$ cat flow/config.mk
export PLATFORM = sky130hd
export DESIGN_NAME = cu_engine
export DESIGN_NICKNAME = cu_engine
export VERILOG_FILES = /design/flow/design.v
export SDC_FILE = /design/flow/constraint.sdc
export NUM_CORES = 4
export LEC_CHECK = 0
export ABC_AREA = 0
export CAP_MARGIN = 0
export CORE_MARGIN = 2
export CORE_UTILIZATION = 63
export CTS_CLUSTER_DIAMETER = 27
export GPL_TIMING_DRIVEN = 1
export HOLD_SLACK_MARGIN = -0.03
export PLACE_DENSITY_LB_ADDON = 0.08
export SETUP_SLACK_MARGIN = 0.02
export SLEW_MARGIN = 20
export TNS_END_PERCENT = 15
$ cat flow/constraint.sdc
create_clock -name core_clock -period 3.52 [get_ports {clk}]
set_input_delay 0.7040 -clock core_clock [delete_from_list [all_inputs] [get_ports {clk}]]
set_output_delay 0.7040 -clock core_clock [all_outputs]
set_load 0.01 [all_outputs]
$ cat flow/design.v
module pe (
    input clk, en,
    input      [7:0] a, b,
    output reg [15:0] out
);
    always @(posedge clk) begin
        if (en) begin
            out <= a*b;
        end else begin  
            out <= 0;
        end
    end
endmodule
module cu_engine (
    input  clk, nrst,
    input  [71:0] filter, 
    input  [23:0] data_in,
    input  [ 8:0] pe_en_ctrl,
    output [15:0] pe_out
);
    reg [23:0] dff [0:1];
    wire [143:0] psum;
    pe pe00 (.clk(clk), .en(pe_en_ctrl[0]), .a(data_in[ 7: 0]), .b(filter[ 7: 0]), .out(psum[15: 0]));
    pe pe10 (.clk(clk), .en(pe_en_ctrl[1]), .a(data_in[15: 8]), .b(filter[15: 8]), .out(psum[31:16]));
    pe pe20 (.clk(clk), .en(pe_en_ctrl[2]), .a(data_in[23:16]), .b(filter[23:16]), .out(psum[47:32]));
    pe pe01 (.clk(clk), .en(pe_en_ctrl[3]), .a(dff[0][ 7: 0]), .b(filter[31:24]), .out(psum[63:48]));
    pe pe11 (.clk(clk), .en(pe_en_ctrl[4]), .a(dff[0][15: 8]), .b(filter[39:32]), .out(psum[79:64]));
    pe pe21 (.clk(clk), .en(pe_en_ctrl[5]), .a(dff[0][23:16]), .b(filter[47:40]), .out(psum[95:80]));
    pe pe02 (.clk(clk), .en(pe_en_ctrl[6]), .a(dff[1][ 7: 0]), .b(filter[55:48]), .out(psum[111: 96]));
    pe pe12 (.clk(clk), .en(pe_en_ctrl[7]), .a(dff[1][15: 8]), .b(filter[63:56]), .out(psum[127:112]));
    pe pe22 (.clk(clk), .en(pe_en_ctrl[8]), .a(dff[1][23:16]), .b(filter[71:64]), .out(psum[143:128]));
    always @(posedge clk) begin
        if (!nrst) begin
            dff[0] <= 0;
            dff[1] <= 0;
        end else begin
            dff[0] <= data_in;
            dff[1] <= dff[0]; 
        end
    end
    assign pe_out = psum[15:0] + psum[31:16] + psum[47:32] + psum[63:48] + psum[79:64] + psum[95:80] + psum[111:96] + psum[127:112] + psum[143:128];
endmodule
$ cat flow/run.sh
#!/bin/bash
# the make line also repeats each setting of config.mk as NAME=value (left out here)
make -C /OpenROAD-flow-scripts/flow DESIGN_CONFIG=/design/flow/config.mk WORK_HOME=/design/flow/orfs CLKGATE_MAP_FILE= finish
==> results.txt, run 1 <==
Physical implementation status

The worst register-to-register path begins at dff[0][19]$_SDFF_PN0_. The slowest stage of the critical path is the sky130_fd_sc_hd__fa_1 cell. The slew check shows that the tightest pin keeps a relative margin of 0.6666.

The register area share after synthesis stands at 0.1434. The period utilization stands at 1.539. Ranked by power, first place goes to combinational logic.

The wire length on met3 stands at 2539 µm. The number of storage elements in the synthesis netlist stands at 192. Counting tap cells, the placed design contains a total of 3955 instances. In this run, the synthesized area fraction spent on and/or/nand/nor cells is recorded as 0.1886. The area taken by flip-flops and latches stands at 0.003895 mm². The most numerous cell type found on the critical path is sky130_fd_sc_hd__fa_1. Per the power-grid run, VDD falls by no more than 0.003104 V.

According to the timing report, the critical path is launched from pe00.out[2]$_SDFF_PN0_. The highest clock frequency the design can meet stands at 184.6 MHz. In this run the power density over the cells is 851.7 mW/mm². In the final timing run, aggregate negative setup slack is -57.70 ns. The final report lists the setup-violating endpoint count as 101. In this run the standard cell core region covers 0.04195 mm².

Counting endpoints that fail hold in the final report gives 0. The worst setup slack after layout stands at -1.898 ns. The global routing report lists combined usage of all routing layers as 0.3192. Hold analysis lists the worst path endpoint as dff[0][5]$_SDFF_PN0_.

In the final layout, the multi-input gates occupy 0.02200 mm². Routability-driven placement finished with a final weighted congestion of 0.9767. The register-to-register setup slack stands at -0.73 ns.

The first-pass GRT wire length stands at 112100 µm. The number of CTS-inserted buffers stands at 17. The endpoint identified for the worst register-to-register timing path is pe21.out[14]$_SDFF_PN0_. For reference, the top logic cell family by area is adder cells. The final cell count without fillers stands at 4004. The via count of the first global-routing pass stands at 23590.

The utilization after layout stands at 0.8109. Combinational power for this build is 24.4 mW. The post-synthesis average cell area stands at 9.397 µm².

The CTS H-tree depth stands at 4. Along the worst path, the maximum fanout reaches 2. Per the synthesis report, the AND-OR/OR-AND share of the synthesized area is 0.07644.

The count of final max-slew check failures stands at 0. Routed signal wires occupy layers up through met4. Per the post-route antenna check, the number of violating nets is 0. The mux contribution to synthesized area stands at 0.002287. The post-synthesis chip area from yosys stands at 0.02681 mm². The row count stands at 75. Together, buffers and inverters on the worst path number 5. The worst-case clock skew stands at 0.01074 ns. The setup path with the least slack is of type reg -> out. The critical path data arrival time stands at 4.71 ns.

The cell-mix breakdown from Yosys lists the XOR/XNOR area share as 0.02581. In the final design database the tool counted 4324 nets. The relative contribution of combinational cells to total power stands at 0.841. Of all flip-flops after synthesis, the portion carrying an async set or reset was 0. The number of warning messages in the yosys log stands at 4. The number of cells on the worst reg-to-reg path is 15. The iteration-0 DRC count of the detailed router stands at 939. In this run the worst setup path terminates at pe_out[14]. Counting along the longest clock path gives a buffer depth of 2.

Compared with the post-synthesis result, the final layout area differs by 26.86%. The number of max-cap violations stands at 0. Before any placement, the netlist area is recorded as 0.02681 mm².

The overall die area stands at 0.04422 mm². In the final routing, the length of wire on met1 measures 27190 µm. The final layout report lists a filler cell count of 2665. The switching portion of total power comes to 0.4661. The final routed DRC violation total stands at 0.

The internal power stands at 15.47 mW. Hold analysis shows the worst path with a depth of 3. The script extracted a net switching power of 13.50 mW. TritonCTS built the clock tree.

Setup repair after global routing could not meet its margin everywhere. The sequential power share stands at 0.094. Using the TritonRoute via totals, the vias-per-cell ratio works out to 5.347. The report puts the hold buffer count at CTS at 0. The minimum period implied by the final worst setup slack stands at 5.418 ns.

At the pin with the least slew margin, the transition time is 0.5001 ns. For this block, the routed nets add up to 67750 µm of wire. The report lists the cells along the critical path as inv_2 > fa_1 > inv_1 > fa_1 > fa_1 > inv_1 > fa_1 > inv_2 > ha_4 > fa_2 > a211oi_2 > o211ai_1 > a41oi_2 > o21bai_1 > a21oi_2 > xnor2_2 > buf_2. The number of cells produced by synthesis stands at 2853. The timing report attributes the biggest portion of critical-path delay to adder cells.

The synthesized-area fraction occupied by adder cells stands at 0.4760. The portion of total power attributed to the clock network stands at 0.065. The number of nets in the synthesized netlist stands at 3725. The number of enable flip-flop cells stands at 0. The timing report gives the biggest stage delay along the critical path as 0.52 ns.

The flow ran to the end, but the layout failed its checks. The routed design uses 35870 µm of met2 wire. The number of cells on the critical path stands at 17. The initial antenna violation count stands at 2.

The worst path required time stands at 2.82 ns. In the synthesized netlist the dominant register cell turns out to be sky130_fd_sc_hd__dfxtp_1. By area the synthesized netlist is led by sky130_fd_sc_hd__fa_1 32%, sky130_fd_sc_hd__ha_1 16%, sky130_fd_sc_hd__dfxtp_1 14%, sky130_fd_sc_hd__and2_1 13%, sky130_fd_sc_hd__inv_1 8.5%. The worst setup path is captured at an output port. Per the GRT congestion report, total overflow comes to 0.

The registers of the reported paths see a clock transition of 0.07 ns. Clock tree synthesis found a total of 192 sinks. The via count stands at 21410. Across all stage logs, warnings added up to 29. The placed wire-length estimate stands at 55930 µm. In this run the count of I/O pins placed on the die edge is 123. The clock distribution power stands at 1.88 mW. The startpoint identified for the worst hold timing path is data_in[5]. By instance count, the leading cell after synthesis is sky130_fd_sc_hd__inv_1. STA classifies the critical path startpoint as a flip-flop. Entering global routing, the biggest net connects 49 pins.

In this run the worst hold path is classified as in -> reg. The number of different library cells in the post-synthesis netlist stands at 55. The reasons given for failing layout checks are setup timing.

The count of input and output buffers stands at 122. At the floorplan stage, the core utilization is reported as 0.6392. The leakage power stands at 17.85 nW.

The number of cells reported by Yosys stat comes to 2853. The area fraction of the largest cell type after synthesis is 0.3173. After detailed routing, the average wire length per cell comes to 16.92 µm.

In this run the vertical extent of the chip is 210.3 µm. sky130_fd_sc_hd__fa_1 takes more of the synthesized area than any other cell. Per the skew report, the later register of the worst-skew pair sees a clock latency of 0.46 ns. The root buffer cell chosen for the clock tree is sky130_fd_sc_hd__clkbuf_16.

The total power draw stands at 28.97 mW. The first-pass iteration count of the detailed router stands at 5. The die extent in x stands at 210.3 µm. The flow reports power dissipated in sequential cells as 2.73 mW. Counting instances in the post-synthesis netlist gives the leading cell types as 609 x sky130_fd_sc_hd__inv_1, 556 x sky130_fd_sc_hd__and2_1, 425 x sky130_fd_sc_hd__fa_1.
layout make-up:
type	instances	area share
well taps	539	0.01983
diodes	1	0.00007357
clock inverters	12	0.003605
inverters	614	0.06776
clock buffers	19	0.01273
repair buffers	591	0.1346
multi-input cells	2036	0.6469
flip-flops and latches	192	0.1145
metrics by stage:
stage               cell area (µm²)  hold slack (ns)  worst slack (ns)
finish                        34010           0.5849            -1.898
global route                  34010           0.5832            -2.047
CTS                           33600           0.6340            -1.931
detailed placement            32260           0.6510            -1.857
global placement              32260           0.6356            -1.760
floorplan                     27010           0.5098           -0.9901
repair_timing:
| action | CTS | global route |
|---|---|---|
| setup endpoints to repair | 115 | 111 |
| pin swaps | 119 | 96 |
| gates resized | 455 | 162 |
| gates cloned | 0 | 0 |
| setup buffers | 10 | 9 |
layer usage:
layer	track usage	vias up
li1	-	10030
met1	0.3858	10810
met2	0.5924	440
met3	0.03591	124
met4	0.1052	0
met5	0	-
==> run 2, diff against run 1 <==
Settings changed: CAP_MARGIN 0 to 25, CELL_PAD_IN_SITES_GLOBAL_PLACEMENT set to 3, CORE_ASPECT_RATIO set to 1.96, CORE_UTILIZATION 63 to 40, CTS_CLUSTER_DIAMETER 27 to 83, HOLD_SLACK_MARGIN -0.03 to 0.1, MAX_ROUTING_LAYER set to met4, MIN_ROUTING_LAYER set to met2, PLACE_DENSITY_LB_ADDON 0.08 to not set, SETUP_SLACK_MARGIN 0.02 to not set, TNS_END_PERCENT 15 to 80.
Clock period 3.52 ns to 5.24 ns, I/O delays scaled along.
==> run 2 against run 1 <==
Still fails the layout checks on setup timing. Die area up 57%. Synthesized cell count unchanged. Total power down 28%. Clock-buffer cell count down 1. Flip-flop count unchanged. Global-route usage up 5.4 points. Utilization down 32 points. Critical endpoint unchanged. Highest routed layer unchanged.
==> results.txt, run 2 <==
Physical implementation status

Outcome: finished with violations (unchanged). Checks that blocked a clean result: setup timing (unchanged). The combinational group power came to 17.7 mW (was 24.4 mW). The final cell count without fillers stands at 4181 (was 4004). The largest power group is combinational logic (unchanged). The clock latency at the later pin of the worst-skew pair came to 0.48 ns (was 0.46 ns). The worst-case hold path end point was dff[1][15]$_SDFF_PN0_ (was dff[0][5]$_SDFF_PN0_). The number of different library cells in the post-synthesis netlist was 55 (unchanged). The aggregate negative setup slack stands at -3.376 ns (was -57.70 ns). Unrepaired setup endpoints after global routing: true (unchanged).

The worst path required time is 4.19 ns (was 2.82 ns). The die extent in x is 188.9 µm (was 210.3 µm). The worst setup slack after layout came to -0.5338 ns (was -1.898 ns). The cell type with the highest occurrence count on the critical path was sky130_fd_sc_hd__fa_1 (unchanged).

The depth of the most critical reg-to-reg path was 15 (unchanged). The pin count of the biggest net entering global routing came to 49 (unchanged). The biggest area consumer among synthesized cells is sky130_fd_sc_hd__fa_1 (unchanged). The post-synthesis cell count from yosys stands at 2853 (unchanged). The final hold slack is 0.6583 ns (was 0.5849 ns).

The clock distribution power stands at 1.40 mW (was 1.88 mW). The netlist area before placement was 0.02681 mm² (unchanged). The simple-gate area share of the yosys netlist is 0.1886 (unchanged).

The row count stands at 132 (was 75). The category of the critical setup timing path is reg -> out (unchanged). The worst slack at placement stands at -0.9812 ns (was -1.857 ns). The count of nets left with antenna violations after detail routing stands at 0 (unchanged). The final design area excluding fillers stands at 0.03239 mm² (was 0.03401 mm²). The number of hold-repair buffers added at the cts stage stands at 0 (unchanged). The switching fraction of total power is 0.4651 (was 0.4661). The worst hold path depth stands at 1 (was 3).

The core utilization before placement is 0.4048 (was 0.6392). The mux contribution to synthesized area stands at 0.002287 (unchanged). The total routing resource utilization after global routing was 0.3730 (was 0.3192). The aggregate routed wire length stands at 78230 µm (was 67750 µm). The switching power summed over all nets came to 9.738 mW (was 13.50 mW). The family with the most delay on the worst path is adder cells (unchanged). The register-to-register setup slack came to 0.56 ns (was -0.73 ns).

The sequential logic power is 1.89 mW (was 2.73 mW). The initial antenna violation count stands at 0 (was 2). The layout overhead on the synthesized area stands at 20.81% (was 26.86%).

The number of cells on the critical path stands at 17 (unchanged). The overall die area is 0.06923 mm² (was 0.04422 mm²). The number of cells produced by synthesis was 2853 (unchanged). The iteration-0 DRC count of the detailed router was 3558 (was 939). The core area stands at 0.06623 mm² (was 0.04195 mm²). The destination of the worst register-to-register timing path is pe21.out[15]$_SDFF_PN0_ (was pe21.out[14]$_SDFF_PN0_). The worst-case headroom to the max-slew limit was 0.3115 (was 0.6666).

The startpoint of the tightest hold check path is dff[0][15]$_SDFF_PN0_ (was data_in[5]). The leftover overflow at the end of global routing stands at 0 (unchanged). The number of nets at the end of the flow is 4160 (was 4324). The share of synthesized cell area in and-or and or-and compound cells stands at 0.07644 (unchanged). The leading cell type by number of instances after synthesis was sky130_fd_sc_hd__inv_1 (unchanged). The number of instances in the placed design was 4138 (was 3955).

The power density of the placed cells is 646.5 mW/mm² (was 851.7 mW/mm²). The main combinational cell family by area after synthesis was adder cells (unchanged). The capture point of the critical path was pe_out[14] (unchanged). The internal power stands at 11.20 mW (was 15.47 mW). Biggest area cells: sky130_fd_sc_hd__fa_1 32%, sky130_fd_sc_hd__ha_1 16%, sky130_fd_sc_hd__dfxtp_1 14%, sky130_fd_sc_hd__and2_1 13%, sky130_fd_sc_hd__inv_1 8.5% (unchanged). The number of CTS-inserted buffers came to 17 (unchanged). The capturing element type of the critical path is an output port (unchanged). Post-synth top cells: 609 x sky130_fd_sc_hd__inv_1, 556 x sky130_fd_sc_hd__and2_1, 425 x sky130_fd_sc_hd__fa_1 (unchanged). The relative contribution of combinational cells to total power came to 0.843 (was 0.841). The placer's final routability congestion estimate is 0.9284 (was 0.9767). The average routed wire per standard cell stands at 18.71 µm (was 16.92 µm). The number of storage elements in the synthesis netlist stands at 192 (unchanged). The portion of total power attributed to the clock network came to 0.067 (was 0.065). The number of warning messages in the yosys log is 4 (unchanged).

The leakage power stands at 16.95 nW (was 17.85 nW). The area of placed instances came to 0.03136 mm² (was 0.03226 mm²). The register area share after synthesis was 0.1434 (unchanged). The first-pass GRT wire length is 126200 µm (was 112100 µm). The async set or reset register ratio after synthesis stands at 0 (unchanged). The class of the tightest hold or removal check is reg -> reg (was in -> reg). The placed wire-length estimate came to 66260 µm (was 55930 µm).

The number of clock sinks stands at 192 (unchanged). The count of final max-slew check failures came to 0 (unchanged). The via count of the first global-routing pass stands at 33250 (was 23590). Cells along the critical path: inv_2 > fa_1 > inv_1 > fa_1 > fa_1 > inv_1 > fa_1 > inv_2 > ha_4 > fa_2 > a211oi_2 > o211ai_1 > a41oi_2 > o21bai_1 > a21oi_2 > xnor2_2 > buf_2 (unchanged). The launch instance of the worst register-to-register path is dff[0][21]$_SDFF_PN0_ (was dff[0][19]$_SDFF_PN0_). The stage delay of the slowest cell on the critical path is 0.52 ns (about the same).

The count of endpoints failing setup in the final report stands at 9 (was 101). The period utilization is 1.102 (was 1.539). The kind of launch point of the worst setup path is a flip-flop (unchanged).

The final routed DRC violation total stands at 0 (unchanged). The number of max-cap violations stands at 0 (unchanged). The sequential power share came to 0.090 (was 0.094). The number of buffer and inverter instances along the worst setup path stands at 5 (unchanged). The maximum vdd drop came to 0.001505 V (was 0.003104 V). The highest clock frequency the design can meet stands at 173.2 MHz. The number of nets in the synthesized netlist came to 3725 (unchanged). The mean number of vias per cell is 6.633 (was 5.347). The count of input and output buffers was 122 (unchanged). The synthesized-area fraction occupied by adder cells stands at 0.4760 (unchanged).

The dominant register cell was sky130_fd_sc_hd__dfxtp_1 (unchanged). The worst-case clock skew stands at 0.01219 ns (was 0.01074 ns). The timing startpoint of the critical path was pe00.out[2]$_SDFF_PN0_ (unchanged). The xor/xnor cell area share of the yosys netlist came to 0.02581 (unchanged). The total I/O pin count was 123 (unchanged). The first-pass iteration count of the detailed router stands at 8 (was 5).

The pin slew with the least headroom to its limit was 1.025 ns (was 0.5001 ns). The buffer cell driving the clock tree root was sky130_fd_sc_hd__clkbuf_16 (unchanged). The minimum period implied by the final worst setup slack stands at 5.774 ns. The post-synthesis average cell area stands at 9.397 µm² (unchanged). The critical path data arrival time is 4.73 ns (was 4.71 ns). The maximum number of buffers from clock root to sink is 2 (unchanged). The utilization after layout was 0.4891 (was 0.8109). The number of enable flip-flop cells came to 0 (unchanged). The number of warning messages in the logs came to 30 (was 29).

The via count stands at 27730 (was 21410). The number of fill cells came to 6411 (was 2665). The clock tree from TritonCTS is yes (unchanged). The post-synthesis chip area from yosys stands at 0.02681 mm² (unchanged). The area share of the leading cell type in the synthesized netlist came to 0.3173 (unchanged). The count of final hold-check violations stands at 0 (unchanged). The total power draw is 20.94 mW (was 28.97 mW).

The largest fanout on the critical path is 2 (unchanged). The vertical extent of the die stands at 366.5 µm (was 210.3 µm). The CTS H-tree depth is 4 (unchanged). The clock transition at the registers of the reported paths stands at 0.08 ns (was 0.07 ns). The worst-path cell with the longest stage delay was sky130_fd_sc_hd__fa_1 (unchanged).
==> run 2: area by class of cell <==
| type | count | area, µm² | share of cell area |
|---|---|---|---|
| multi-input cells | 2036 | 21000 | 0.6482 |
| flip-flops and latches | 192 | 3847 | 0.1188 |
| repair buffers | 427 | 3525 | 0.1088 |
| inverters | 614 | 2305 | 0.07115 |
| well taps | 871 | 1090 | 0.03365 |
| clock buffers | 18 | 439.2 | 0.01356 |
| clock inverters | 14 | 166.4 | 0.005138 |
| diodes | 9 | 22.52 | 0.0006953 |
==> run 2: per-layer routing <==
layer | GRT usage | wire length, µm
met1 | - | 0
met2 | 0.4925 | 46680
met3 | 0.3988 | 24820
met4 | 0.07767 | 6723
met5 | - | 0
==> run 2: repair_timing <==
action | 4_1_cts | 5_1_grt
endpoints found under the hold margin | 0 | 0
resized | 81 | 61
buffers inserted | 1 | 2
endpoints found under the setup margin | 16 | 36
pin swaps | 19 | 17
==> run 3, diff against run 2 <==
Settings changed: ABC_AREA 0 to not set, CAP_MARGIN 25 to 20, CELL_PAD_IN_SITES_DETAIL_PLACEMENT set to 0, CORE_ASPECT_RATIO 1.96 to 0.91, CORE_MARGIN 2 to 3, CORE_UTILIZATION 40 to 60, CTS_CLUSTER_DIAMETER 83 to not set, GPL_ROUTABILITY_DRIVEN set to 0, GPL_TIMING_DRIVEN 1 to 0, HOLD_SLACK_MARGIN 0.1 to not set, MAX_ROUTING_LAYER met4 to met5, MIN_ROUTING_LAYER met2 to met1, SETUP_SLACK_MARGIN set to 0.33, TNS_END_PERCENT 80 to not set.
Clock period 5.24 ns to 2.75 ns, I/O delays scaled along.
==> run 3 against run 2 <==
The run now fails in global placement without I/O (3_1_place_gp_skip_io). Die area is 32% lower. Synthesized cell count stayed put. Synthesized area stayed put.
==> results.txt, run 3 <==
Physical design

The number of cells produced by synthesis is 2853 (unchanged). The number of enable flip-flop cells is 0 (unchanged). The post-synthesis cell count from yosys was 2853 (unchanged). The number of different library cells in the post-synthesis netlist is 55 (unchanged). Outcome: stopped before the end (was finished with violations). The xor/xnor cell area share of the yosys netlist was 0.02581 (unchanged). The share of synthesized cell area in and-or and or-and compound cells came to 0.07644 (unchanged).

Biggest area cells: sky130_fd_sc_hd__fa_1 32%, sky130_fd_sc_hd__ha_1 16%, sky130_fd_sc_hd__dfxtp_1 14%, sky130_fd_sc_hd__and2_1 13%, sky130_fd_sc_hd__inv_1 8.5% (unchanged). The core area stands at 0.04393 mm² (was 0.06623 mm²). The biggest area consumer among synthesized cells is sky130_fd_sc_hd__fa_1 (unchanged). The overall die area was 0.04726 mm² (was 0.06923 mm²). The post-synthesis chip area from yosys stands at 0.02681 mm² (unchanged).

The simple-gate area share of the yosys netlist stands at 0.1886 (unchanged). Per the run summary, the flow got no further than global placement without I/O (3_1_place_gp_skip_io). The synthesized-area fraction occupied by adder cells was 0.4760 (unchanged).

The register area share after synthesis stands at 0.1434 (unchanged). The core utilization before placement came to 0.6103 (was 0.4048). The vertical extent of the die stands at 207.7 µm (was 366.5 µm). The number of storage elements in the synthesis netlist came to 192 (unchanged). The row count stands at 73 (was 132).

The main combinational cell family by area after synthesis is adder cells (unchanged). The post-synthesis average cell area stands at 9.397 µm² (unchanged). The mux contribution to synthesized area is 0.002287 (unchanged). The netlist area before placement stands at 0.02681 mm² (unchanged).

The number of nets in the synthesized netlist stands at 3725 (unchanged). The dominant register cell is sky130_fd_sc_hd__dfxtp_1 (unchanged). The async set or reset register ratio after synthesis is 0 (unchanged).

Post-synth top cells: 609 x sky130_fd_sc_hd__inv_1, 556 x sky130_fd_sc_hd__and2_1, 425 x sky130_fd_sc_hd__fa_1 (unchanged). The leading cell type by number of instances after synthesis was sky130_fd_sc_hd__inv_1 (unchanged). The die extent in x stands at 227.6 µm (was 188.9 µm). The first error in the log reads "[ERROR GPL-0301] Utilization 119.225 % exceeds 100%". The area share of the leading cell type in the synthesized netlist stands at 0.3173 (unchanged). The number of warning messages in the yosys log is 4 (unchanged).
==> run 4, diff against run 3 <==
Settings changed: ABC_AREA set to 1, CAP_MARGIN 20 to 35, CELL_PAD_IN_SITES_DETAIL_PLACEMENT 0 to 2, CORE_ASPECT_RATIO 0.91 to not set, CORE_MARGIN 3 to 9, CORE_UTILIZATION 60 to 40, CTS_CLUSTER_DIAMETER set to 275, CTS_CLUSTER_SIZE set to 60, HOLD_SLACK_MARGIN set to 0.11, MAX_ROUTING_LAYER met5 to not set, MIN_ROUTING_LAYER met1 to met2, PLACE_DENSITY_LB_ADDON set to 0.07, SETUP_SLACK_MARGIN 0.33 to not set, SLEW_MARGIN 20 to 10, TNS_END_PERCENT set to 90.
Clock period 2.75 ns to 6.2 ns, I/O delays scaled along.
==> run 4 against run 3 <==
Now fails the layout checks on setup timing. Synthesized cell count increased by 34%. Synthesized area increased by 6.3%. Die area increased by 72%.
==> results.txt, run 4 <==
Physical implementation status

The clock reaches the later pin of the worst-skew pair after 0.52 ns. The area taken by flip-flops and latches stands at 0.003860 mm². The async set or reset register ratio after synthesis stands at 0 (unchanged). The count of nets left with antenna violations after detail routing stands at 0. The script parses the final routing iteration and logs DRC violations as 0. The timing report shows the most common cell along the critical path to be sky130_fd_sc_hd__fa_1. The placed wire-length estimate stands at 78310 µm.

For this design the ratio of total power to cell area is 549.2 mW/mm². Looking at the hold checks, the worst path lands on dff[1][23]$_SDFF_PN0_. Across every metal layer, demand over resource in global routing totals 0.3641.

For flop-to-flop paths, the worst setup slack is 0.95 ns. The clock transition at the registers of the reported paths stands at 0.07 ns. The highest clock frequency the design can meet stands at 158.5 MHz. Dividing the final minimum period by the clock period gives 1.017.

The worst-case headroom to the max-slew limit stands at 0.2728. The switching fraction of total power stands at 0.5672. The synthesized-area fraction occupied by adder cells is 0.4480 (was 0.4760). Summed over all layers, the routed wires come to 97110 µm. The leftover overflow at the end of global routing stands at 0.

The initial antenna violation count is 6. The required time at the worst endpoint is listed as 4.96 ns. The largest share of the power goes to combinational logic. The vertical extent of the die came to 284.9 µm (was 207.7 µm). The number of cells on the worst reg-to-reg path is 16. The share of total power dissipated in combinational logic is 0.840. In this run the count of I/O pins placed on the die edge is 123. The die extent in x stands at 284.9 µm (was 227.6 µm). The post-synthesis chip area from yosys was 0.02849 mm² (was 0.02681 mm²).

The number of enable flip-flop cells stands at 0 (unchanged). After detailed routing, the average wire length per cell comes to 20.04 µm. STA lists the startpoint of the worst register-to-register path as dff[0][0]$_SDFF_PN0_. The via count stands at 32390.

For the worst min-delay path, the startpoint reported by OpenROAD is dff[0][23]$_SDFF_PN0_. The post-CTS hold buffer count recorded in the log is 0. The internal power of the cells totals 7.311 mW.

The mux contribution to synthesized area came to 0 (was 0.002287). The via count of the first global-routing pass was 40300. STA reports the tightest min-delay check as being of type reg -> reg. The number of buffer and inverter instances along the worst setup path stands at 3. The post-synthesis average cell area came to 7.427 µm² (was 9.397 µm²).

The iteration-0 DRC count of the detailed router stands at 4043. The overall die area stands at 0.08115 mm² (was 0.04726 mm²). The net count of the finished layout is 4757. The number of fill cells stands at 8300.

The final hold slack stands at 0.7535 ns. The row count is 97 (was 73). The biggest area consumer among synthesized cells is sky130_fd_sc_hd__fa_1 (unchanged). The leakage component of the power was reported as 19.62 nW. The number of warning messages in the logs stands at 27. The largest individual stage delay along the critical path comes from the cell sky130_fd_sc_hd__dfxtp_1. The number of warning messages in the yosys log stands at 4 (unchanged). The number of CTS-inserted buffers stands at 17. Per the final timing report, the hold violations number 0. The clock tree has to reach 192 sinks. The xor/xnor cell area share of the yosys netlist stands at 0.007993 (was 0.02581). Outcome: finished with violations (was stopped before the end).

The register area share after synthesis was 0.1349 (was 0.1434). The simple-gate area share of the yosys netlist was 0.1515 (was 0.1886). The launch point of the critical path was reported as pe11.out[2]$_SDFF_PN0_.

The worst setup path is launched from a flip-flop. In the hold timing report, the worst path depth is 3. Traced cell by cell, the critical path runs through fa_1 > fa_1 > fa_1 > inv_1 > fa_1 > inv_1 > ha_1 > fa_2 > nand3_1 > nand2_2 > nand3_1 > nand4_1 > xor2_2 > clkbuf_2. The count of buffers added on input and output ports is 25. In this design, the stage delay of the slowest critical-path cell is 0.60 ns. The final cell count without fillers stands at 4845. The pin count of the biggest net entering global routing stands at 18. In this run the clock root is driven by a sky130_fd_sc_hd__clkbuf_16. Clock skew on the completed layout was measured at 0.03248 ns.

Data on the critical path arrives at its endpoint at 5.07 ns. The capture point of the critical path was reported as pe_out[14]. The total area of multi-input combinational cells stands at 0.01956 mm².

The count of final max-slew check failures stands at 0. The core area is 0.07027 mm² (was 0.04393 mm²). The layout overhead on the synthesized area stands at 7.958%.

After detailed routing, the number of vias per cell comes to 6.685. The first-pass GRT wire length stands at 154400 µm. The dominant register cell was sky130_fd_sc_hd__dfxtp_1 (unchanged).

The number of different library cells in the post-synthesis netlist stands at 30 (was 55). The count of endpoints failing setup in the final report stands at 4. The first-pass iteration count of the detailed router stands at 6.

The clock distribution power stands at 1.14 mW. The run did not pass the layout checks because of setup timing. The maximum vdd drop stands at 0.001135 V. The leading cell type by number of instances after synthesis is sky130_fd_sc_hd__inv_1 (unchanged). For the pin with the worst max-slew slack, the measured transition is 1.091 ns. The tool flagged a number of max-cap violations equal to 0.

The number of storage elements in the synthesis netlist stands at 192 (unchanged). The number of nets in the synthesized netlist was 4708 (was 3725). The core utilization before placement stands at 0.4054 (was 0.6103). The share of synthesized cell area in and-or and or-and compound cells came to 0.07168 (was 0.07644). The switching component of the power was reported as 9.580 mW. The main combinational cell family by area after synthesis was adder cells (unchanged). Biggest area cells: sky130_fd_sc_hd__fa_1 30%, sky130_fd_sc_hd__inv_1 16%, sky130_fd_sc_hd__ha_1 15%, sky130_fd_sc_hd__dfxtp_1 13%, sky130_fd_sc_hd__nand2_1 11% (was sky130_fd_sc_hd__fa_1 32%, sky130_fd_sc_hd__ha_1 16%, sky130_fd_sc_hd__dfxtp_1 14%, sky130_fd_sc_hd__and2_1 13%, sky130_fd_sc_hd__inv_1 8.5%).

After layout, the worst setup slack is -0.1075 ns. The number of cells produced by synthesis stands at 3836 (was 2853). The netlist area before placement stands at 0.02849 mm² (was 0.02681 mm²). Of the total power, registers draw 0.093. The clock tree synthesis step divided the H-tree into 4 levels. STA classifies the critical path endpoint as an output port. The share of total power dissipated in the clock network is 0.068.

TritonCTS built the clock tree. The number of instances in the placed design stands at 4801. Setup repair after global routing could not meet its margin everywhere. The worst setup path is of the reg -> out kind. Combinational power for this build is 14.2 mW. The post-synthesis cell count from yosys was 3836 (was 2853). Post-synth top cells: 1252 x sky130_fd_sc_hd__inv_1, 833 x sky130_fd_sc_hd__nand2_1, 425 x sky130_fd_sc_hd__fa_1 (was 609 x sky130_fd_sc_hd__inv_1, 556 x sky130_fd_sc_hd__and2_1, 425 x sky130_fd_sc_hd__fa_1). Timing analysis after detailed placement gives a worst setup slack of 0.2051 ns. The maximum number of buffers from clock root to sink stands at 2.

In this run the critical register-to-register path is captured at pe01.out[13]$_SDFF_PN0_. Among cell families on the critical path, the largest total delay comes from adder cells. Counting I/O delays and the setup requirement, the final critical path takes 6.307 ns. Setup total negative slack on the finished layout was measured at -0.1363 ns. The area share of the leading cell type in the synthesized netlist stands at 0.2987 (was 0.3173). Total power for the finished layout comes to 16.89 mW. The largest fanout on the critical path stands at 4. The number of cells on the critical path stands at 14. The sequential logic power stands at 1.57 mW.
[run 4: area by class of cell]
cell class,count,area share
plain buffers,158,0.01941
multi-input cells,2234,0.6359
inverters,1252,0.1528
clock buffers,19,0.01408
repair buffers,30,0.009357
clock inverters,12,0.004068
well taps,940,0.03824
diodes,8,0.0006509
flip-flops and latches,192,0.1255
[run 4: per-stage QoR]
step	utilization	area (µm²)
after floorplan	-	28490
after CTS	0.4349	30560
final	0.4377	30760
after global placement	0.4257	29910
after global routing	0.4374	30740
after detailed placement	0.4257	29910
[run 4: what timing repair did]
action | 4_1_cts | 5_1_grt
pin swaps | 4 | 12
setup buffers | 2 | 0
endpoints found under the setup margin | 9 | 12
resized | 27 | 55
gates cloned | 0 | 0
[run 4: per-layer routing]
layer  vias up  global-route usage  part of all wire
met3       618              0.4615              0.37
met5         -             0.04816            0.0083
li1      11090                   -                 -
met1     11950                   -                 0
met2      8700              0.4682              0.57
met4        30             0.04925             0.057
==> run 5, diff against run 4 <==
Settings changed: ABC_AREA 1 to not set, CAP_MARGIN 35 to 20, CELL_PAD_IN_SITES_DETAIL_PLACEMENT 2 to 0, CELL_PAD_IN_SITES_GLOBAL_PLACEMENT 3 to 0, CORE_ASPECT_RATIO set to 0.91, CORE_MARGIN 9 to 3, CORE_UTILIZATION 40 to 69, CTS_CLUSTER_DIAMETER 275 to not set, CTS_CLUSTER_SIZE 60 to not set, HOLD_SLACK_MARGIN 0.11 to not set, MAX_ROUTING_LAYER set to met5, MIN_ROUTING_LAYER met2 to met1, PLACE_DENSITY_LB_ADDON 0.07 to not set, SETUP_SLACK_MARGIN set to 0.33, SLEW_MARGIN 10 to 20, TNS_END_PERCENT 90 to not set.
Clock period 6.2 ns to 2.42 ns, I/O delays scaled along.
==> run 5 against run 4 <==
Still fails the layout checks on setup timing. Clock-buffer cell count increased by 3. Final cell count decreased by 25%. Sequential share of layout area decreased by 0.61 points. Clock power increased to 2.6 times the previous value. Worst setup slack got worse by 3.0 ns. Design area increased by 9.0%. Via count decreased by 35%. Sequential power increased to 2.6 times the previous value. Die area decreased by 49%. Largest power group unchanged.
==> results.txt, run 5 <==
Physical implementation status

The aggregate negative setup slack stands at -167.15 ns (was -0.1363 ns). The count of final hold-check violations stands at 0 (unchanged). The total area of multi-input combinational cells stands at 0.02345 mm² (was 0.01956 mm²).

The worst path in the final design needs a cycle of 5.548 ns, including I/O delays and setup. The first-pass GRT wire length stands at 109300 µm (was 154400 µm). Biggest area cells: sky130_fd_sc_hd__fa_1 32%, sky130_fd_sc_hd__ha_1 16%, sky130_fd_sc_hd__dfxtp_1 14%, sky130_fd_sc_hd__and2_1 13%, sky130_fd_sc_hd__inv_1 8.5% (was sky130_fd_sc_hd__fa_1 30%, sky130_fd_sc_hd__inv_1 16%, sky130_fd_sc_hd__ha_1 15%, sky130_fd_sc_hd__dfxtp_1 13%, sky130_fd_sc_hd__nand2_1 11%).

The xor/xnor cell area share of the yosys netlist stands at 0.02581 (was 0.007993). The number of warning messages in the logs came to 31 (was 27). The startpoint of the tightest hold check path is data_in[4] (was dff[0][23]$_SDFF_PN0_). The family with the most delay on the worst path was adder cells (unchanged). The post-synthesis chip area from yosys stands at 0.02681 mm² (was 0.02849 mm²). The clock distribution power came to 2.93 mW (was 1.14 mW). The number of different library cells in the post-synthesis netlist stands at 55 (was 30). The total routing resource utilization after global routing is 0.3333 (was 0.3641). The final routed DRC violation total stands at 0 (unchanged). The number of hold-repair buffers added at the cts stage stands at 0 (unchanged). The clock latency at the later pin of the worst-skew pair is 0.47 ns (was 0.52 ns). The register area share after synthesis came to 0.1434 (was 0.1349). The number of warning messages in the yosys log was 4 (unchanged).

The number of enable flip-flop cells is 0 (unchanged). The number of buffer and inverter instances along the worst setup path stands at 5 (was 3). The vertical extent of the die stands at 194.0 µm (was 284.9 µm). The relative contribution of combinational cells to total power stands at 0.825 (was 0.840). The synthesized-area fraction occupied by adder cells is 0.4760 (was 0.4480). The count of final max-slew check failures stands at 0 (unchanged).

The worst-case headroom to the max-slew limit is 0.5178 (was 0.2728). The count of input and output buffers stands at 121 (was 25). The via count stands at 20930 (was 32390).

The core area was 0.03812 mm² (was 0.07027 mm²). The average routed wire per standard cell stands at 19.51 µm (was 20.04 µm). The count of nets left with antenna violations after detail routing stands at 0 (unchanged).

The worst hold path depth was 2 (was 3). The mux contribution to synthesized area is 0.002287 (was 0). The number of storage elements in the synthesis netlist was 192 (unchanged). The dominant register cell is sky130_fd_sc_hd__dfxtp_1 (unchanged).

The pin count of the biggest net entering global routing came to 17 (was 18). The launch instance of the worst register-to-register path is dff[0][19]$_SDFF_PN0_ (was dff[0][0]$_SDFF_PN0_). The timing startpoint of the critical path is pe00.out[2]$_SDFF_PN0_ (was pe11.out[2]$_SDFF_PN0_). The maximum vdd drop stands at 0.002676 V (was 0.001135 V). The CTS H-tree depth is 4 (unchanged). The number of cells on the critical path stands at 17 (was 14). The leading cell type by number of instances after synthesis was sky130_fd_sc_hd__inv_1 (unchanged).

The internal power is 20.48 mW (was 7.311 mW). The post-synthesis average cell area stands at 9.397 µm² (was 7.427 µm²). The count of endpoints failing setup in the final report stands at 123 (was 4). The worst-path cell with the longest stage delay was sky130_fd_sc_hd__fa_1 (was sky130_fd_sc_hd__dfxtp_1). The aggregate routed wire length stands at 71170 µm (was 97110 µm). The area taken by flip-flops and latches was 0.004005 mm² (was 0.003860 mm²). The core utilization before placement stands at 0.7034 (was 0.4054). The capture point of the critical path is pe_out[14] (unchanged). Cells along the critical path: inv_2 > fa_1 > inv_1 > fa_1 > fa_1 > inv_2 > fa_1 > inv_2 > ha_4 > fa_2 > a211oi_2 > o211ai_1 > a41oi_2 > o21bai_1 > a21oi_1 > xnor2_1 > buf_2 (was fa_1 > fa_1 > fa_1 > inv_1 > fa_1 > inv_1 > ha_1 > fa_2 > nand3_1 > nand2_2 > nand3_1 > nand4_1 > xor2_2 > clkbuf_2). The number of nets at the end of the flow stands at 4010 (was 4757). The total I/O pin count came to 123 (unchanged). Unrepaired setup endpoints after global routing: true (unchanged).

The number of clock sinks stands at 192 (unchanged). The sequential logic power was 4.01 mW (was 1.57 mW). The final hold slack is 0.2567 ns (was 0.7535 ns). The capturing element type of the critical path is an output port (unchanged). The worst setup slack after layout was -3.128 ns (was -0.1075 ns). Post-synth top cells: 609 x sky130_fd_sc_hd__inv_1, 556 x sky130_fd_sc_hd__and2_1, 425 x sky130_fd_sc_hd__fa_1 (was 1252 x sky130_fd_sc_hd__inv_1, 833 x sky130_fd_sc_hd__nand2_1, 425 x sky130_fd_sc_hd__fa_1). The kind of launch point of the worst setup path is a flip-flop (unchanged).

The largest power group is combinational logic (unchanged). The switching fraction of total power is 0.4851 (was 0.5672). The worst-case hold path end point is dff[0][4]$_SDFF_PN0_ (was dff[1][23]$_SDFF_PN0_). The leakage power was 16.41 nW (was 19.62 nW). The async set or reset register ratio after synthesis stands at 0 (unchanged). The first-pass iteration count of the detailed router was 7 (was 6).

The clock tree from TritonCTS is yes (unchanged). The combinational group power came to 32.8 mW (was 14.2 mW). The number of nets in the synthesized netlist came to 3725 (was 4708). The number of fill cells stands at 1838 (was 8300). Checks that blocked a clean result: setup timing (unchanged). The iteration-0 DRC count of the detailed router was 1249 (was 4043). The maximum number of buffers from clock root to sink stands at 2 (unchanged).

The largest fanout on the critical path stands at 2 (was 4). The via count of the first global-routing pass is 22570 (was 40300). The area share of the leading cell type in the synthesized netlist was 0.3173 (was 0.2987). The switching power summed over all nets stands at 19.29 mW (was 9.580 mW). The register-to-register setup slack stands at -1.89 ns (was 0.95 ns). The initial antenna violation count stands at 7 (was 6). The destination of the worst register-to-register timing path was pe21.out[14]$_SDFF_PN0_ (was pe01.out[13]$_SDFF_PN0_). The period utilization is 2.293 (was 1.017). The number of max-cap violations stands at 0 (unchanged). The worst-case clock skew came to 0.01613 ns (was 0.03248 ns). The netlist area before placement was 0.02681 mm² (was 0.02849 mm²). The clock transition at the registers of the reported paths was 0.07 ns (about the same). The biggest area consumer among synthesized cells was sky130_fd_sc_hd__fa_1 (unchanged). The die extent in x is 212.6 µm (was 284.9 µm). The power density of the placed cells is 1186 mW/mm² (was 549.2 mW/mm²). The portion of total power attributed to the clock network stands at 0.074 (was 0.068). The row count stands at 68 (was 97). The number of CTS-inserted buffers stands at 17 (unchanged).

The category of the critical setup timing path was reg -> out (unchanged). The post-synthesis cell count from yosys stands at 2853 (was 3836). The leftover overflow at the end of global routing stands at 0 (unchanged). The total power draw was 39.77 mW (was 16.89 mW). The simple-gate area share of the yosys netlist came to 0.1886 (was 0.1515). The buffer cell driving the clock tree root was sky130_fd_sc_hd__clkbuf_16 (unchanged). The worst path required time is 1.94 ns (was 4.96 ns). The critical path data arrival time came to 5.06 ns (was 5.07 ns). The share of synthesized cell area in and-or and or-and compound cells stands at 0.07644 (was 0.07168). The pin slew with the least headroom to its limit stands at 0.7232 ns (was 1.091 ns). The sequential power share came to 0.101 (was 0.093). The placed wire-length estimate came to 51510 µm (was 78310 µm). The highest clock frequency the design can meet stands at 180.2 MHz.

Outcome: finished with violations (unchanged). The main combinational cell family by area after synthesis was adder cells (unchanged). The stage delay of the slowest cell on the critical path stands at 0.61 ns (was 0.60 ns).

The class of the tightest hold or removal check was in -> reg (was reg -> reg). The layout overhead on the synthesized area stands at 25.07% (was 7.958%). The mean number of vias per cell stands at 5.740 (was 6.685). The number of cells produced by synthesis stands at 2853 (was 3836). The overall die area was 0.04126 mm² (was 0.08115 mm²). The depth of the most critical reg-to-reg path is 15 (was 16).

The cell type with the highest occurrence count on the critical path is sky130_fd_sc_hd__fa_1 (unchanged).
[run 5: metal layers]
layer	track usage	vias up	share of wire
met1	0.4021	10550	0.37
met3	0.06585	221	0.063
met4	0.1436	2	0.050
met5	0	-	0.00028
li1	-	9433	-
met2	0.5800	723	0.52
[run 5: cell type report]
cell class                 instances  share of cell area
antenna                            6           0.0004478
sequential                       192              0.1194
clock buffer                      22             0.01444
tap                              490             0.01828
clock inverter                    10            0.003694
timing repair buffer             266             0.07422
multi-input combinational       2036              0.6994
buffer                            11            0.001231
inverter                         614             0.06888
[run 5: timing repair]
action	4_1_cts	5_1_grt
pin swaps	174	186
resized	676	305
gates cloned	0	0
hold endpoints to repair	0	0
setup buffers	99	46
setup endpoints to repair	133	132
[run 5: through the flow]
stage                     std cells  setup WS [ns]    util  area, µm²
after CTS                      3595         -2.979  0.8445      32190
final                          3647         -3.128  0.8797      33530
after detailed placement       3464         -2.852  0.7872      30010
after global routing           3646         -3.195  0.8797      33530
after floorplan                2853         -1.864       -      28180
after global placement         3464         -2.824  0.7872      30010
==> run 6, diff against run 5 <==
Settings changed: CELL_PAD_IN_SITES_DETAIL_PLACEMENT 0 to not set, CELL_PAD_IN_SITES_GLOBAL_PLACEMENT 0 to not set, CORE_ASPECT_RATIO 0.91 to not set, CORE_MARGIN 3 to 2, CORE_UTILIZATION 69 to 65, GPL_ROUTABILITY_DRIVEN 0 to not set, GPL_TIMING_DRIVEN 0 to not set, MAX_ROUTING_LAYER met5 to met4, MIN_ROUTING_LAYER met1 to not set, SETUP_SLACK_MARGIN 0.33 to not set.
Clock period 2.42 ns to 5.11 ns, I/O delays scaled along.
==> run 6 against run 5 <==
First-iteration DRC count down 17%. Largest cell class unchanged. Flip-flop count unchanged. Still fails the layout checks on setup timing. Clock-buffer cell count down 5. Combinational power down about 50%.
==> results.txt, run 6 <==
Physical implementation status

The via count stands at 20420 (was 20930). The post-synthesis chip area from yosys is 0.02681 mm² (unchanged). The smallest clock period supported by the final layout is computed as 5.783 ns. The register area share after synthesis stands at 0.1434 (unchanged).

The number of warning messages in the logs is 30 (was 31). The maximum number of buffers from clock root to sink stands at 2 (unchanged). The number of cells produced by synthesis stands at 2853 (unchanged).

The leakage power is 16.82 nW (was 16.41 nW). The worst-path cell with the longest stage delay was sky130_fd_sc_hd__fa_1 (unchanged). The number of storage elements in the synthesis netlist came to 192 (unchanged). The area of placed instances stands at 0.03071 mm² (was 0.03001 mm²). The final design area excluding fillers stands at 0.03180 mm² (was 0.03353 mm²). The number of nets in the synthesized netlist stands at 3725 (unchanged). The count of final max-slew check failures stands at 0 (unchanged).

The combinational group power stands at 16.3 mW (was 32.8 mW). The number of clock sinks stands at 192 (unchanged). The mux contribution to synthesized area stands at 0.002287 (unchanged). The dominant register cell was sky130_fd_sc_hd__dfxtp_1 (unchanged).

The worst-case headroom to the max-slew limit stands at 0.6381 (was 0.5178). The clock distribution power was 1.46 mW (was 2.93 mW). The depth of the most critical reg-to-reg path came to 16 (was 15). Checks that blocked a clean result: setup timing (unchanged).

The kind of launch point of the worst setup path is a flip-flop (unchanged). The destination of the worst register-to-register timing path is pe11.out[15]$_SDFF_PN0_ (was pe21.out[14]$_SDFF_PN0_). The aggregate routed wire length stands at 62790 µm (was 71170 µm). The maximum vdd drop stands at 0.001796 V (was 0.002676 V). The capturing element type of the critical path is an output port (unchanged). The worst path required time stands at 4.09 ns (was 1.94 ns). The placed wire-length estimate is 52460 µm (was 51510 µm). The sequential power share came to 0.097 (was 0.101).

The netlist area before placement stands at 0.02681 mm² (unchanged). The via count of the first global-routing pass was 21920 (was 22570). The number of buffer and inverter instances along the worst setup path stands at 5 (unchanged). The register-to-register setup slack is 0.57 ns (was -1.89 ns). The CTS H-tree depth came to 4 (unchanged). The launch instance of the worst register-to-register path is dff[0][13]$_SDFF_PN0_ (was dff[0][19]$_SDFF_PN0_).

The period utilization stands at 1.132 (was 2.293). The mean number of vias per cell is 5.361 (was 5.740). The vertical extent of the die came to 207.1 µm (was 194.0 µm). The first-pass iteration count of the detailed router is 5 (was 7). The pin slew with the least headroom to its limit stands at 0.5389 ns (was 0.7232 ns). The portion of total power attributed to the clock network came to 0.074 (about the same).

The worst-case hold path end point is dff[1][16]$_SDFF_PN0_ (was dff[0][4]$_SDFF_PN0_). The buffer cell driving the clock tree root was sky130_fd_sc_hd__clkbuf_16 (unchanged). The clock latency at the later pin of the worst-skew pair stands at 0.48 ns (was 0.47 ns).

The worst-case clock skew stands at 0.01301 ns (was 0.01613 ns). The number of warning messages in the yosys log is 4 (unchanged). The worst hold path depth is 1 (was 2). Biggest area cells: sky130_fd_sc_hd__fa_1 32%, sky130_fd_sc_hd__ha_1 16%, sky130_fd_sc_hd__dfxtp_1 14%, sky130_fd_sc_hd__and2_1 13%, sky130_fd_sc_hd__inv_1 8.5% (unchanged). The layout overhead on the synthesized area is 18.63% (was 25.07%). The biggest area consumer among synthesized cells is sky130_fd_sc_hd__fa_1 (unchanged).

The leading cell type by number of instances after synthesis is sky130_fd_sc_hd__inv_1 (unchanged). The main combinational cell family by area after synthesis is adder cells (unchanged). The family with the most delay on the worst path is adder cells (unchanged). The clock transition at the registers of the reported paths stands at 0.07 ns (about the same). The clock tree from TritonCTS was yes (unchanged). The number of hold-repair buffers added at the cts stage stands at 0 (unchanged).

The final cell count without fillers was 3809 (was 3647). The total power draw stands at 19.68 mW (was 39.77 mW). The internal power stands at 10.57 mW (was 20.48 mW).

The count of nets left with antenna violations after detail routing was 0 (unchanged). The final hold slack was 0.6204 ns (was 0.2567 ns). The class of the tightest hold or removal check is reg -> reg (was in -> reg). Timing would allow up to 172.9 MHz. The startpoint of the tightest hold check path is dff[0][16]$_SDFF_PN0_ (was data_in[4]). The count of endpoints failing setup in the final report stands at 11 (was 123). The switching fraction of total power stands at 0.4629 (was 0.4851). The worst slack at placement stands at -0.7892 ns (was -2.852 ns). The total routing resource utilization after global routing is 0.3169 (was 0.3333).

The count of input and output buffers came to 122 (was 121). The simple-gate area share of the yosys netlist stands at 0.1886 (unchanged). The category of the critical setup timing path is reg -> out (unchanged). The number of nets at the end of the flow came to 4134 (was 4010). The final weighted congestion recorded by global placement is 0.9965. The worst setup slack after layout is -0.6727 ns (was -3.128 ns).

The switching power summed over all nets stands at 9.111 mW (was 19.29 mW). The utilization after layout stands at 0.7807 (was 0.8797). The pin count of the biggest net entering global routing is 49 (was 17). The stage delay of the slowest cell on the critical path stands at 0.55 ns (was 0.61 ns). The initial antenna violation count was 3 (was 7). The post-synthesis cell count from yosys was 2853 (unchanged). The row count came to 74 (was 68).

The number of CTS-inserted buffers stands at 17 (unchanged). The capture point of the critical path is pe_out[14] (unchanged). The first-pass GRT wire length stands at 106000 µm (was 109300 µm). The aggregate negative setup slack came to -4.877 ns (was -167.15 ns). Outcome: finished with violations (unchanged). The sequential logic power stands at 1.91 mW (was 4.01 mW). The number of different library cells in the post-synthesis netlist came to 55 (unchanged). The overall die area stands at 0.04289 mm² (was 0.04126 mm²). The count of final hold-check violations stands at 0 (unchanged). The iteration-0 DRC count of the detailed router is 1038 (was 1249). The number of max-cap violations stands at 0 (unchanged). The relative contribution of combinational cells to total power stands at 0.829 (was 0.825). The area share of the leading cell type in the synthesized netlist was 0.3173 (unchanged). Unrepaired setup endpoints after global routing: true (unchanged). The final routed DRC violation total is 0 (unchanged). The largest power group is combinational logic (unchanged).

The share of synthesized cell area in and-or and or-and compound cells stands at 0.07644 (unchanged). Post-synth top cells: 609 x sky130_fd_sc_hd__inv_1, 556 x sky130_fd_sc_hd__and2_1, 425 x sky130_fd_sc_hd__fa_1 (unchanged). The timing startpoint of the critical path is pe00.out[2]$_SDFF_PN0_ (unchanged).

The core utilization before placement was 0.6581 (was 0.7034). The largest fanout on the critical path stands at 2 (unchanged). The number of instances in the placed design stands at 3768 (was 3464). The xor/xnor cell area share of the yosys netlist stands at 0.02581 (unchanged). The leftover overflow at the end of global routing stands at 0 (unchanged).

The die extent in x stands at 207.1 µm (was 212.6 µm). The power density of the placed cells is 618.9 mW/mm² (was 1186 mW/mm²). The average routed wire per standard cell stands at 16.48 µm (was 19.51 µm).

The number of enable flip-flop cells stands at 0 (unchanged). Cells along the critical path: inv_2 > fa_1 > inv_2 > fa_1 > fa_1 > inv_2 > fa_1 > inv_2 > ha_4 > fa_2 > a211oi_2 > o211ai_1 > a41oi_2 > o21bai_1 > a21oi_2 > xnor2_2 > buf_2 (was inv_2 > fa_1 > inv_1 > fa_1 > fa_1 > inv_2 > fa_1 > inv_2 > ha_4 > fa_2 > a211oi_2 > o211ai_1 > a41oi_2 > o21bai_1 > a21oi_1 > xnor2_1 > buf_2). The core area was 0.04074 mm² (was 0.03812 mm²). The post-synthesis average cell area stands at 9.397 µm² (unchanged). The async set or reset register ratio after synthesis stands at 0 (unchanged). The critical path data arrival time stands at 4.76 ns (was 5.06 ns). The total I/O pin count came to 123 (unchanged).

The synthesized-area fraction occupied by adder cells came to 0.4760 (unchanged). The number of cells on the critical path is 17 (unchanged).
==> run 6: timing repair <==
action,CTS,global route
gates resized,89,66
setup buffers,7,6
setup endpoints to repair,14,32
pin swaps,28,24
gates cloned,0,0
==> run 6: cell type report <==
cell class,instances,area [µm²]
sequential,192,3849
clock inverter,14,220.2
inverter,614,2305
timing repair buffer,401,3359
clock buffer,17,425.4
multi-input combinational,2036,20970
fill,2848,8935
tap,532,665.6
antenna,3,7.507
==> run 6: per-layer routing <==
layer	GRT usage	wire length, µm	vias up
li1	-	-	9677
met1	0.3826	26020	10240
met2	0.5366	31820	385
met3	0.04381	2549	113
met4	0.1298	2407	0
met5	-	0	-
==> run 7, diff against run 6 <==
Settings changed: CELL_PAD_IN_SITES_DETAIL_PLACEMENT set to 0, CELL_PAD_IN_SITES_GLOBAL_PLACEMENT set to 0, CORE_ASPECT_RATIO set to 0.91, CORE_UTILIZATION 65 to 72, CTS_CLUSTER_SIZE set to 60, GPL_ROUTABILITY_DRIVEN set to 0, GPL_TIMING_DRIVEN set to 1, MIN_ROUTING_LAYER set to met1, PLACE_DENSITY_LB_ADDON set to 0.0, SETUP_SLACK_MARGIN set to -0.28, TNS_END_PERCENT set to 60.
Clock period 5.11 ns to 5.08 ns, I/O delays scaled along.
==> run 7 against run 6 <==
Still fails the layout checks on setup timing. Utilization increased by 7.2 points. Design area decreased by 1.3%. Via count increased by 2.5%. Synthesized cell count unchanged. Final cell count down 1.5%. Clock skew grew 0.0017 ns. Global-route usage increased by 5.3 points. Clock power barely moved. Critical path depth shrank 1. Flip-flop count stayed put. Total power increased by 0.40%. Combinational power about the same. Critical path type unchanged. Critical endpoint unchanged. Largest cell class unchanged. Highest routed layer unchanged.
==> results.txt, run 7 <==
Physical implementation status

The number of nets at the end of the flow came to 4123 (was 4134). The worst-path cell with the longest stage delay is sky130_fd_sc_hd__fa_1 (unchanged). The switching fraction of total power stands at 0.4811 (was 0.4629). The simple-gate area share of the yosys netlist stands at 0.1886 (unchanged). The sequential power share stands at 0.098 (was 0.097). The area share of the leading cell type in the synthesized netlist stands at 0.3173 (unchanged). The final design area excluding fillers stands at 0.03140 mm² (was 0.03180 mm²). The worst-case headroom to the max-slew limit came to 0.6744 (was 0.6381). The core utilization before placement was 0.7285 (was 0.6581). The class of the tightest hold or removal check is reg -> reg (unchanged). The clock latency at the later pin of the worst-skew pair stands at 0.48 ns (about the same). The via count of the first global-routing pass stands at 23100 (was 21920). Biggest area cells: sky130_fd_sc_hd__fa_1 32%, sky130_fd_sc_hd__ha_1 16%, sky130_fd_sc_hd__dfxtp_1 14%, sky130_fd_sc_hd__and2_1 13%, sky130_fd_sc_hd__inv_1 8.5% (unchanged). The main combinational cell family by area after synthesis is adder cells (unchanged). The count of endpoints failing setup in the final report stands at 18 (was 11). The area of placed instances stands at 0.03058 mm² (was 0.03071 mm²). The maximum number of buffers from clock root to sink stands at 2 (unchanged). Outcome: finished with violations (unchanged). The vertical extent of the die stands at 188.1 µm (was 207.1 µm). The number of buffer and inverter instances along the worst setup path was 5 (unchanged). The number of warning messages in the yosys log stands at 4 (unchanged). The pin count of the biggest net entering global routing stands at 49 (unchanged). The placed wire-length estimate is 54170 µm (was 52460 µm). The async set or reset register ratio after synthesis stands at 0 (unchanged). The count of final hold-check violations came to 0 (unchanged). The share of synthesized cell area in and-or and or-and compound cells came to 0.07644 (unchanged).

The core area is 0.03680 mm² (was 0.04074 mm²). The number of nets in the synthesized netlist was 3725 (unchanged). The number of enable flip-flop cells stands at 0 (unchanged). The category of the critical setup timing path was reg -> out (unchanged).

Post-synth top cells: 609 x sky130_fd_sc_hd__inv_1, 556 x sky130_fd_sc_hd__and2_1, 425 x sky130_fd_sc_hd__fa_1 (unchanged). The period utilization stands at 1.156 (was 1.132). The worst path required time stands at 4.06 ns (was 4.09 ns). The leftover overflow at the end of global routing is 0 (unchanged). The capturing element type of the critical path was an output port (unchanged). The launch instance of the worst register-to-register path is dff[0][21]$_SDFF_PN0_ (was dff[0][13]$_SDFF_PN0_). The destination of the worst register-to-register timing path was pe21.out[14]$_SDFF_PN0_ (was pe11.out[15]$_SDFF_PN0_).

The number of warning messages in the logs stands at 28 (was 30). The worst hold path depth stands at 1 (unchanged). The aggregate routed wire length was 65810 µm (was 62790 µm).

The number of different library cells in the post-synthesis netlist stands at 55 (unchanged). The number of cells on the critical path stands at 16 (was 17). The relative contribution of combinational cells to total power stands at 0.829 (about the same). The worst-case clock skew stands at 0.01471 ns (was 0.01301 ns).

The switching power summed over all nets stands at 9.508 mW (was 9.111 mW). The combinational group power stands at 16.4 mW (was 16.3 mW). The iteration-0 DRC count of the detailed router was 1130 (was 1038). The number of cells produced by synthesis stands at 2853 (unchanged). The worst setup slack after layout stands at -0.7912 ns (was -0.6727 ns). The portion of total power attributed to the clock network was 0.074 (about the same).

Checks that blocked a clean result: setup timing (unchanged). The final timing report derives a shortest allowable period of 5.871 ns. The leakage power stands at 16.54 nW (was 16.82 nW). The worst-case hold path end point is dff[1][14]$_SDFF_PN0_ (was dff[1][16]$_SDFF_PN0_). The post-synthesis average cell area stands at 9.397 µm² (unchanged). The xor/xnor cell area share of the yosys netlist came to 0.02581 (unchanged). The first-pass iteration count of the detailed router was 5 (unchanged). The total power draw was 19.76 mW (was 19.68 mW).

The total routing resource utilization after global routing stands at 0.3695 (was 0.3169). The pin slew with the least headroom to its limit stands at 0.4761 ns (was 0.5389 ns). The count of final max-slew check failures was 0 (unchanged). The register area share after synthesis was 0.1434 (unchanged). The number of storage elements in the synthesis netlist stands at 192 (unchanged). The clock transition at the registers of the reported paths is 0.08 ns (was 0.07 ns). The layout overhead on the synthesized area stands at 17.10% (was 18.63%). The critical path data arrival time came to 4.86 ns (was 4.76 ns). The dominant register cell was sky130_fd_sc_hd__dfxtp_1 (unchanged). The capture point of the critical path is pe_out[14] (unchanged).

The depth of the most critical reg-to-reg path stands at 15 (was 16). The clock distribution power was 1.46 mW (about the same). The mean number of vias per cell stands at 5.582 (was 5.361). The synthesized-area fraction occupied by adder cells is 0.4760 (unchanged). The number of clock sinks came to 192 (unchanged). The average routed wire per standard cell stands at 17.55 µm (was 16.48 µm). The initial antenna violation count came to 4 (was 3). The mux contribution to synthesized area stands at 0.002287 (unchanged).

The startpoint of the tightest hold check path was dff[0][14]$_SDFF_PN0_ (was dff[0][16]$_SDFF_PN0_). The number of CTS-inserted buffers is 17 (unchanged). The clock tree from TritonCTS is yes (unchanged). The utilization after layout stands at 0.8531 (was 0.7807). The via count stands at 20930 (was 20420). The maximum vdd drop stands at 0.001341 V (was 0.001796 V).

The count of input and output buffers was 122 (unchanged). The kind of launch point of the worst setup path is a flip-flop (unchanged). The biggest area consumer among synthesized cells is sky130_fd_sc_hd__fa_1 (unchanged). The final routed DRC violation total stands at 0 (unchanged).

The row count stands at 67 (was 74). The die extent in x is 206.3 µm (was 207.1 µm). Unrepaired setup endpoints after global routing: true (unchanged). The buffer cell driving the clock tree root was sky130_fd_sc_hd__clkbuf_16 (unchanged). The leading cell type by number of instances after synthesis is sky130_fd_sc_hd__inv_1 (unchanged). The stage delay of the slowest cell on the critical path stands at 0.53 ns (was 0.55 ns). The post-synthesis chip area from yosys stands at 0.02681 mm² (unchanged). The flow reports an fmax of 170.3 MHz. The CTS H-tree depth stands at 4 (unchanged). The largest fanout on the critical path stands at 3 (was 2). The netlist area before placement was 0.02681 mm² (unchanged). The number of max-cap violations stands at 0 (unchanged).

Cells along the critical path: inv_1 > fa_1 > inv_1 > fa_1 > fa_1 > inv_1 > fa_1 > inv_1 > ha_1 > o21ai_0 > o211ai_1 > a41oi_2 > o21bai_1 > a21oi_1 > xnor2_1 > buf_2 (was inv_2 > fa_1 > inv_2 > fa_1 > fa_1 > inv_2 > fa_1 > inv_2 > ha_4 > fa_2 > a211oi_2 > o211ai_1 > a41oi_2 > o21bai_1 > a21oi_2 > xnor2_2 > buf_2). The post-synthesis cell count from yosys stands at 2853 (unchanged). The timing startpoint of the critical path is pe00.out[5]$_SDFF_PN0_ (was pe00.out[2]$_SDFF_PN0_). The total I/O pin count stands at 123 (unchanged). The register-to-register setup slack was 0.57 ns (about the same).

The first-pass GRT wire length came to 109400 µm (was 106000 µm). The family with the most delay on the worst path is adder cells (unchanged). The internal power stands at 10.25 mW (was 10.57 mW). The overall die area was 0.03880 mm² (was 0.04289 mm²).

The number of hold-repair buffers added at the cts stage is 0 (unchanged). The power density of the placed cells was 629.5 mW/mm² (was 618.9 mW/mm²). The largest power group is combinational logic (unchanged). The count of nets left with antenna violations after detail routing came to 0 (unchanged).

The sequential logic power stands at 1.93 mW (was 1.91 mW).
## run 7: final cells by class
type | instances | area [µm²]
multi-input combinational | 2036 | 20820
sequential | 192 | 3846
clock buffer | 17 | 425.4
tap | 483 | 604.3
clock inverter | 15 | 196.4
fill | 2124 | 5405
inverter | 614 | 2305
antenna | 3 | 7.507
timing repair buffer | 390 | 3197
## run 7: through the flow
stage	setup slack, ns	hold slack (ns)	setup TNS, ns	instances
global route	-0.8928	0.6436	-11.08	3750
floorplan	-0.1158	0.5098	-0.1158	2853
finish	-0.7912	0.6278	-5.947	3750
detailed placement	-0.9692	0.5980	-22.01	3711
global placement	-0.8926	0.5941	-17.76	3711
CTS	-0.6388	0.6087	-5.180	3745
## run 7: what timing repair did
item / CTS / global route
gates resized: 52 / 31
pin swaps: 15 / 15
gates cloned: 0 / 0
buffers inserted: 2 / 3
endpoints found under the setup margin: 13 / 15
hold endpoints to repair: 0 / 0
## run 7: per-layer routing
metal	part of all wire	GRT usage
met4	0.050	0.1766
met2	0.50	0.6091
met5	0	-
met3	0.052	0.05579
met1	0.40	0.4452
Power figures rest on the tool's default switching activity, not on a simulated workload.
